==> flow/design.v (excerpt) <==
module fir(
    input clk,                               
    input signed [15:0] noisy_signal,        
    output signed [15:0] filtered_signal     
);
Size in the first run: about 9100 cells after synthesis, roughly 33 I/O pins, ~0.066 mm^2 of cells after synthesis.
export LEC_CHECK = 0
export ABC_AREA = 1
export CAP_MARGIN = 20
export CELL_PAD_IN_SITES_DETAIL_PLACEMENT = 2
export CELL_PAD_IN_SITES_GLOBAL_PLACEMENT = 1
export CORE_MARGIN = 2
export CORE_UTILIZATION = 40
export GPL_TIMING_DRIVEN = 0
export MAX_ROUTING_LAYER = met4
export SLEW_MARGIN = 20
create_clock -name core_clock -period 6.0 [get_ports {clk}]
run.sh (not shown) runs the stock make flow with config.mk's settings and CLKGATE_MAP_FILE=.
Change:
--- a/flow/config.mk
+++ b/flow/config.mk
@@ -6,11 +6,10 @@
 export NUM_CORES = 4
 export LEC_CHECK = 0
-export ABC_AREA = 1
+export ABC_AREA = 0
 export CAP_MARGIN = 20
 export CELL_PAD_IN_SITES_DETAIL_PLACEMENT = 2
-export CELL_PAD_IN_SITES_GLOBAL_PLACEMENT = 1
 export CORE_MARGIN = 2
 export CORE_UTILIZATION = 40
 export GPL_TIMING_DRIVEN = 0
-export MAX_ROUTING_LAYER = met4
+export MAX_ROUTING_LAYER = met5
 export SLEW_MARGIN = 20
Outcome: The changed run failed in 5_1_grt. Die area drops by 15%. Synthesized area drops by 15%. Synthesized cell count drops by 37%.
Change:
==> flow/config.mk (replaced) <==
export PLATFORM = sky130hd
export DESIGN_NAME = fir
export DESIGN_NICKNAME = fir
export VERILOG_FILES = /design/flow/design.v
export SDC_FILE = /design/flow/constraint.sdc
export NUM_CORES = 4
export LEC_CHECK = 0
export CAP_MARGIN = 20
export CORE_MARGIN = 2
export CORE_UTILIZATION = 66
export PLACE_DENSITY = 0.35
export SLEW_MARGIN = 20
==> flow/constraint.sdc (replaced) <==
create_clock -name core_clock -period 5.05 [get_ports {clk}]
set_input_delay 1.0100 -clock core_clock [delete_from_list [all_inputs] [get_ports {clk}]]
set_output_delay 1.0100 -clock core_clock [all_outputs]
set_load 0.01 [all_outputs]
What happened: The new run produced a layout that fails on negative setup slack. Die area went down by 39%. Area after synthesis is unchanged. Synthesized cell count does not change.
Change:
--- a/flow/config.mk
+++ b/flow/config.mk
@@ -6,7 +6,10 @@
 export NUM_CORES = 4
 export LEC_CHECK = 0
+export ABC_AREA = 1
 export CAP_MARGIN = 20
 export CORE_MARGIN = 2
 export CORE_UTILIZATION = 66
+export CTS_CLUSTER_DIAMETER = 363
 export PLACE_DENSITY = 0.35
+export SETUP_SLACK_MARGIN = 0.86
 export SLEW_MARGIN = 20
Result:
- Now the flow ran to the end with no violations
- wire length grows by 50%
- cell count grows by 45%
- utilization shrinks by 0.70 points
- setup slack gains 0.73 ns
- via count grows by 43%
- global-route usage grows by 5.7 points
- synthesized cell count grows by 58%
- area after synthesis grows by 17%
Change:
--- a/flow/config.mk
+++ b/flow/config.mk
@@ -9,7 +9,6 @@
 export CAP_MARGIN = 20
 export CORE_MARGIN = 2
-export CORE_UTILIZATION = 66
-export CTS_CLUSTER_DIAMETER = 363
-export PLACE_DENSITY = 0.35
-export SETUP_SLACK_MARGIN = 0.86
+export CORE_UTILIZATION = 72
+export CTS_CLUSTER_SIZE = 72
+export SETUP_SLACK_MARGIN = -0.07
 export SLEW_MARGIN = 20
==> flow/constraint.sdc (replaced) <==
create_clock -name core_clock -period 4.07 [get_ports {clk}]
set_input_delay 0.8140 -clock core_clock [delete_from_list [all_inputs] [get_ports {clk}]]
set_output_delay 0.8140 -clock core_clock [all_outputs]
set_load 0.01 [all_outputs]
The new run failed in 5_1_grt.
Die area went down by 8.2%.
Synthesized cell count is unchanged.
Synthesized area is unchanged.

---

Setup of JK:
fir again, from the RTL that the note above started with.
clock: 3.31 ns
lec_check: 0
abc_area: 1
cap_margin: 20
core_aspect_ratio: 1.41
core_margin: 2
core_utilization: 72
cts_cluster_diameter: 329
cts_cluster_size: 81
hold_slack_margin: 0.13
place_density_lb_addon: 0.2
slew_margin: 20
JK got as far as global routing (5_1_grt), where a tool error ended the run.
### JK -> MS
==> flow/config.mk <==
export PLATFORM = sky130hd
export DESIGN_NAME = fir
export DESIGN_NICKNAME = fir
export VERILOG_FILES = /design/flow/design.v
export SDC_FILE = /design/flow/constraint.sdc
export NUM_CORES = 4
export LEC_CHECK = 0
export CAP_MARGIN = 20
export CORE_MARGIN = 2
export CORE_UTILIZATION = 40
export SLEW_MARGIN = 20
==> flow/constraint.sdc <==
create_clock -name core_clock -period 6.0 [get_ports {clk}]
set_input_delay 1.2000 -clock core_clock [delete_from_list [all_inputs] [get_ports {clk}]]
set_output_delay 1.2000 -clock core_clock [all_outputs]
set_load 0.01 [all_outputs]
MS was carried through to the last stage, and its layout satisfied the timing, design-rule and antenna checks. Re yosys synthesis chip area: MS is 15% down on JK. In MS, the post-synthesis adder-cell area fraction came out 6.0 points above the value in JK. Compared with JK, MS shows a sequential fraction of the synthesis area that is 3.6 points higher. Diff JK -> MS: cell area after placement fell 22%; placed instance count decreased by 3,266 relative to the old numbers. [MS] area after synthesis fell about 15% relative to JK. Taking MS as 1.0, JK lands at 1.6 on synthesized netlist cell count.
> inputs changed (MS -> AL)
diff --git a/flow/config.mk b/flow/config.mk
--- a/flow/config.mk
+++ b/flow/config.mk
@@ -8,4 +8,4 @@
 export CAP_MARGIN = 20
 export CORE_MARGIN = 2
-export CORE_UTILIZATION = 40
+export CORE_UTILIZATION = 17
 export SLEW_MARGIN = 20
==> flow/constraint.sdc <==
create_clock -name core_clock -period 5.7 [get_ports {clk}]
set_input_delay 1.1400 -clock core_clock [delete_from_list [all_inputs] [get_ports {clk}]]
set_output_delay 1.1400 -clock core_clock [all_outputs]
set_load 0.01 [all_outputs]
==> results <==
In AL, the global-route usage came out 10 points below the value in MS.
Compared with MS, AL shows a lower met2 capacity usage during global routing.
MS → AL: final cell count moved up, via count went down by 0.51%, cell area shows an increase of about 4.7%, register-to-register slack went down by 50 ps.
Edits applied to the flow inputs when going from AL to TR:
diff --git a/flow/config.mk b/flow/config.mk
--- a/flow/config.mk
+++ b/flow/config.mk
@@ -8,4 +8,4 @@
 export CAP_MARGIN = 20
 export CORE_MARGIN = 2
-export CORE_UTILIZATION = 17
+export CORE_UTILIZATION = 40
 export SLEW_MARGIN = 20
TR reached the end of the flow, and the finished layout is clean on the timing, design-rule and antenna checks.
| worst setup slack | TR vs AL | worse |
Of the two candidates, AL has the worse hold slack and TR the better one.
All-layer global routing usage for TR is higher than for AL.

---

## v44
Starting RTL as in the previous note.
export LEC_CHECK = 0
export ABC_AREA = 1
export CAP_MARGIN = 20
export CORE_MARGIN = 2
export CORE_UTILIZATION = 66
export CTS_CLUSTER_DIAMETER = 382
export PLACE_DENSITY = 0.35
export SETUP_SLACK_MARGIN = 1.13
export SLEW_MARGIN = 20
create_clock -name core_clock -period 5.05 [get_ports {clk}]
The inputs of v21 differ from those of v44 as listed below.
# v44
export LEC_CHECK = 0
export ABC_AREA = 1
export CAP_MARGIN = 20
export CORE_MARGIN = 2
export CORE_UTILIZATION = 66
export CTS_CLUSTER_DIAMETER = 382
export PLACE_DENSITY = 0.35
export SETUP_SLACK_MARGIN = 1.13
export SLEW_MARGIN = 20
create_clock -name core_clock -period 5.05 [get_ports {clk}]
# v21
export LEC_CHECK = 0
export ABC_AREA = 1
export CAP_MARGIN = 20
export CORE_MARGIN = 2
export CORE_UTILIZATION = 72
export CTS_CLUSTER_DIAMETER = 330
export CTS_CLUSTER_SIZE = 99
export SLEW_MARGIN = 20
export TNS_END_PERCENT = 10
create_clock -name core_clock -period 3.17 [get_ports {clk}]
Findings:
The flow ran to completion for all of v44 and v21 but v21, which stopped partway.
v21: it failed during global routing (5_1_grt), and the tool reported GRT-0232.
The number of setup buffers added after CTS of v21 falls short of that of v44 by 71%.
On v21: overall die height is 4.2% lower than what v44 gave.
| pre-CTS setup slack | v21 vs v44 | 1880 ps lower |
Setup changes, v21 to v42
# v21
export LEC_CHECK = 0
export ABC_AREA = 1
export CAP_MARGIN = 20
export CORE_MARGIN = 2
export CORE_UTILIZATION = 72
export CTS_CLUSTER_DIAMETER = 330
export CTS_CLUSTER_SIZE = 99
export SLEW_MARGIN = 20
export TNS_END_PERCENT = 10
create_clock -name core_clock -period 3.17 [get_ports {clk}]
# v42
export LEC_CHECK = 0
export CAP_MARGIN = 20
export CORE_MARGIN = 2
export CORE_UTILIZATION = 72
export CTS_CLUSTER_DIAMETER = 400
export SETUP_SLACK_MARGIN = 0.26
export SLEW_MARGIN = 20
create_clock -name core_clock -period 1.64 [get_ports {clk}]
### Flow results
Flow for v42 halted at clock tree synthesis (4_1_cts), error code DPL-0038. Synthesis area per yosys (v42 vs. v21) decreases by more than 10%. Number of rows created at floorplan, v42 vs v21: down by a little under 10%. v42 vs v21 on core utilization before placement: v42 is the lower one. v42 ends up with a part of the Yosys area used for sequential elements that is 3.6 points higher than in v21.

---

oak:
fir again, from the RTL that the note above started with.
Design fir, start of the top module:
module fir(
    input clk,                               
    input signed [15:0] noisy_signal,        
    output signed [15:0] filtered_signal     
);
==> flow/config.mk <==
export PLATFORM = sky130hd
export DESIGN_NAME = fir
export DESIGN_NICKNAME = fir
export VERILOG_FILES = /design/flow/design.v
export SDC_FILE = /design/flow/constraint.sdc
export NUM_CORES = 4
export LEC_CHECK = 0
export CAP_MARGIN = 20
export CELL_PAD_IN_SITES_DETAIL_PLACEMENT = 0
export CELL_PAD_IN_SITES_GLOBAL_PLACEMENT = 0
export CORE_MARGIN = 2
export CORE_UTILIZATION = 67
export CTS_CLUSTER_DIAMETER = 328
export GPL_TIMING_DRIVEN = 1
export MIN_ROUTING_LAYER = met1
export SETUP_SLACK_MARGIN = 0.64
export SLEW_MARGIN = 15
export TNS_END_PERCENT = 50
==> flow/constraint.sdc <==
create_clock -name core_clock -period 4.8 [get_ports {clk}]
set_input_delay 0.9600 -clock core_clock [delete_from_list [all_inputs] [get_ports {clk}]]
set_output_delay 0.9600 -clock core_clock [all_outputs]
set_load 0.01 [all_outputs]
Final checks on oak, whose flow otherwise completed, came back failing, citing negative setup slack.
Modified inputs, pine compared to oak
- CELL_PAD_IN_SITES_GLOBAL_PLACEMENT no longer set, was 0
- CTS_CLUSTER_DIAMETER no longer set, was 328
- ABC_AREA now 1, previously not set
- PLACE_DENSITY now 0.64, previously not set
- SLEW_MARGIN now 20, was 15
- TNS_END_PERCENT no longer set, was 50
- MIN_ROUTING_LAYER no longer set, was met1
- CORE_UTILIZATION now 72, was 67
- SETUP_SLACK_MARGIN now 0.96, was 0.64
- GPL_TIMING_DRIVEN no longer set, was 1
- CELL_PAD_IN_SITES_DETAIL_PLACEMENT no longer set, was 0
- the clock period (ns, I/O delays scaled along) now 3.17, was 4.8
## What came out
pine never completed, since it errored out during global routing (5_1_grt). The die size of pine was inferior to that of oak. Taking pine over oak, the summed standard-cell area reported by yosys ratio works out to 1.17. Between oak and pine, the flow reports final HPWL from detailed placement increasing by more than half. Taking pine as 1.0, oak lands at 0.63 on synthesized cell count. Of the two candidates, oak has the better area after synthesis and pine the worse one.
### pine -> birch
- setting CTS_CLUSTER_SIZE to 79 for the first time
- removing PLACE_DENSITY (formerly 0.64)
- setting CTS_CLUSTER_DIAMETER to 400 for the first time
- changing SETUP_SLACK_MARGIN from 0.96 to 0.46
- changing the clock period (ns, I/O delays scaled along) from 3.17 to 1.64
## What came out
FAIL birch @ clock tree synthesis (4_1_cts): tool exited with error. Changes observed in birch relative to pine: routability-driven placement congestion ratio now larger, post-synthesis instance area barely changed, instance count after placement with tap cells included increased by 3.6% relative to the old numbers, detailed placer's ending HPWL went up. In the tables for birch and pine, pre-CTS setup slack reads higher with pine. As of birch, instance area at placement had risen by a few percent compared to pine. From pine to birch, area of the synthesized netlist per yosys stat did not move at all.
